amber:
Design microprocessor, start of the top module:
module microprocessor(clk, rst, outputPorts, inputPorts, imem_addr, imem_data, dmem_addr, dmem_we, dmem_wdata, dmem_rdata);
	parameter BUS_SIZE = 32;
	parameter DIR_SIZE = BUS_SIZE;
	parameter OPC_SIZE = BUS_SIZE; 
	parameter DIR_SIZE_INTERNAL = 5;  
	input clk;
	input rst;
	input [1:0] inputPorts;
	output [7:0] outputPorts;
	output [7:0] imem_addr;
	input [31:0] imem_data;
	output [7:0] dmem_addr;
	output dmem_we;
	output [31:0] dmem_wdata;
	input [31:0] dmem_rdata;
	wire MemaReg;
	wire rst_n;
	wire enWrSram;
	wire [2 : 0] ALUSelector;
	wire enWriteMemory;
	wire branch;
	wire jump;
	wire enablePC;
	wire fteALU;
	wire regDst;
	wire [OPC_SIZE - 1 : 0] opCode;
	wire flagZ;
	wire [1:0] dirSelPC;
	wire [BUS_SIZE - 1 : 0] outMemory;
	wire [BUS_SIZE - 1 : 0] DRB_reg_file;
	wire [BUS_SIZE - 1 : 0] ALU_res;	
	assign rst_n = rst;
	data_path #(.BUS_SIZE(BUS_SIZE), .DIR_SIZE(DIR_SIZE)) myData(
		.opCode(opCode),
		.MemaReg(MemaReg),
		.enWrSram(enWrSram),
		.ALUSelector(ALUSelector),
		.enablePC(enablePC),
		.fteALU(fteALU),
		.clk(clk),
		.rst(rst_n),
		.regDst(regDst),
		.dirSelPC(dirSelPC),
		.flagZ(flagZ),
		.ALU_res_memory(ALU_res),
		.outMemory_memory(outMemory),
		.DRB_reg_file_memory(DRB_reg_file),
		.imem_addr(imem_addr),
		.imem_data(imem_data)
	);
	control_path #(.BUS_SIZE(BUS_SIZE), .DIR_SIZE(DIR_SIZE)) myControl(
		.opCode(opCode[31:26]),
		.functionCode(opCode[5:0]),
		.MemaReg(MemaReg),
		.enWrSram(enWrSram),
		.ALUSelector(ALUSelector),
		.enWriteMemory(enWriteMemory),
		.fteALU(fteALU),
		.enablePC(enablePC),
		.clk(clk),
		.rst(rst_n),
		.regDst(regDst),
		.dirSelPC(dirSelPC),
		.flagZ(flagZ)	
	);
	wire [7:0] dirmemory;
  ...
Settings: LEC_CHECK=0, ABC_AREA=1, CAP_MARGIN=30, CELL_PAD_IN_SITES_DETAIL_PLACEMENT=1, CORE_ASPECT_RATIO=1.02, CORE_MARGIN=8, CORE_UTILIZATION=26, CTS_CLUSTER_DIAMETER=270, GPL_ROUTABILITY_DRIVEN=1, MAX_ROUTING_LAYER=met4, MIN_ROUTING_LAYER=met2, PLACE_DENSITY_LB_ADDON=0.05, SLEW_MARGIN=25, TNS_END_PERCENT=25; clock period 3.99 ns.
run.sh (not shown) runs the stock make flow with config.mk's settings and CLKGATE_MAP_FILE=.
Setup changes, amber to quartz
==> flow/config.mk <==
export PLATFORM = sky130hd
export DESIGN_NAME = microprocessor
export DESIGN_NICKNAME = microprocessor
export VERILOG_FILES = /design/flow/design.v
export SDC_FILE = /design/flow/constraint.sdc
export NUM_CORES = 4
export LEC_CHECK = 0
export ABC_AREA = 1
export CAP_MARGIN = 20
export CELL_PAD_IN_SITES_GLOBAL_PLACEMENT = 1
export CORE_MARGIN = 2
export CORE_UTILIZATION = 40
export CTS_CLUSTER_DIAMETER = 190
export GPL_ROUTABILITY_DRIVEN = 1
export GPL_TIMING_DRIVEN = 0
export MAX_ROUTING_LAYER = met4
export MIN_ROUTING_LAYER = met2
export SETUP_SLACK_MARGIN = 0.7
export SLEW_MARGIN = 25
==> flow/constraint.sdc <==
create_clock -name core_clock -period 6.0 [get_ports {clk}]
set_input_delay 1.2000 -clock core_clock [delete_from_list [all_inputs] [get_ports {clk}]]
set_output_delay 1.2000 -clock core_clock [all_outputs]
set_load 0.01 [all_outputs]
Notes after the runs:
quartz is listed as incomplete: the tool reported an error in global routing (5_1_grt) and the run ended there. Measured against each other, amber and quartz differ in routability-driven placement congestion ratio, the higher figure coming from quartz. Number of standard-cell rows in the floorplan (higher): amber. Taking quartz over amber, the number of CTS-inserted buffers ratio works out to 0.927. Measured against each other, amber and quartz differ in die boundary height, the lower figure coming from quartz. The run showing the smaller die width is quartz. Re instance tally after logic synthesis: no difference whatsoever between amber and quartz.
Input-level comparison between sierra and quartz:
==> flow/config.mk <==
export PLATFORM = sky130hd
export DESIGN_NAME = microprocessor
export DESIGN_NICKNAME = microprocessor
export VERILOG_FILES = /design/flow/design.v
export SDC_FILE = /design/flow/constraint.sdc
export NUM_CORES = 4
export LEC_CHECK = 0
export CAP_MARGIN = 20
export CORE_MARGIN = 2
export CORE_UTILIZATION = 65
export SLEW_MARGIN = 20
==> flow/constraint.sdc <==
create_clock -name core_clock -period 2.61 [get_ports {clk}]
set_input_delay 0.5220 -clock core_clock [delete_from_list [all_inputs] [get_ports {clk}]]
set_output_delay 0.5220 -clock core_clock [all_outputs]
set_load 0.01 [all_outputs]
Notes after the runs:
sierra: complete, dirty (negative setup slack). sierra ends up with a number of buffers added by the clock tree synthesis step that is 16 lower than in quartz. Cell total in the yosys stat output in sierra is 35% below quartz. sierra vs quartz — summed standard-cell area reported by yosys dropped 2.9%. Looking only at die area, and setting everything else aside, the lower value of sierra and quartz goes to sierra.
The inputs of maple differ from those of sierra as listed below.
-- flow/config.mk --
<<< sierra, line 9
export CORE_MARGIN = 2
export CORE_UTILIZATION = 65
export SLEW_MARGIN = 20
>>> maple, line 9
export CORE_MARGIN = 2
export CORE_UTILIZATION = 68
export PLACE_DENSITY = 0.66
export SLEW_MARGIN = 20
export TNS_END_PERCENT = 90
==> flow/constraint.sdc <==
create_clock -name core_clock -period 4.87 [get_ports {clk}]
set_input_delay 0.9740 -clock core_clock [delete_from_list [all_inputs] [get_ports {clk}]]
set_output_delay 0.9740 -clock core_clock [all_outputs]
set_load 0.01 [all_outputs]
## What came out
- maple | stages: all done | timing, DRC, antenna: all pass
- The critical-path cell with the highest stage delay comes out sky130_fd_sc_hd__fa_2 in one run and sky130_fd_sc_hd__or4b_2 in the other, namely in sierra and maple respectively.
- The final reports for maple and sierra show synthesis-to-finish area growth lower in the former.
- Compared with sierra, in maple via count has decreased, setup slack on the worst flop-to-flop path has increased, non-clock buffer count has decreased.
--- input diff maple..raven ---
-- flow/config.mk --
<<< maple, line 7
export LEC_CHECK = 0
export CAP_MARGIN = 20
export CORE_MARGIN = 2
export CORE_UTILIZATION = 68
export PLACE_DENSITY = 0.66
export SLEW_MARGIN = 20
export TNS_END_PERCENT = 90
>>> raven, line 7
export LEC_CHECK = 0
export ABC_AREA = 1
export CAP_MARGIN = 20
export CORE_MARGIN = 2
export CORE_UTILIZATION = 40
export GPL_ROUTABILITY_DRIVEN = 1
export MAX_ROUTING_LAYER = met4
export SLEW_MARGIN = 20
==> flow/constraint.sdc <==
create_clock -name core_clock -period 6.0 [get_ports {clk}]
set_input_delay 1.2000 -clock core_clock [delete_from_list [all_inputs] [get_ports {clk}]]
set_output_delay 1.2000 -clock core_clock [all_outputs]
set_load 0.01 [all_outputs]
### Flow results
- Summary — share of total power in combinational logic, raven relative to maple: higher, by 1.2 points.
- Between maple and raven, the register area share after synthesis is higher for maple.
- Fraction of the mapped netlist area in adder cells delta (raven -> maple): insignificant
- raven reports its highest metal layer with signal wires as met4 while maple reports met5.
- maple → raven: routed wire length went up about 23%, first-pass GRT wire length went up about 25%.
- Going from maple to raven, the largest vdd supply drop was found to have gone down by 29%.
- Diff maple -> raven | net count of the mapped netlist | up by more than half
Power figures rest on the tool's default switching activity, not on a simulated workload.
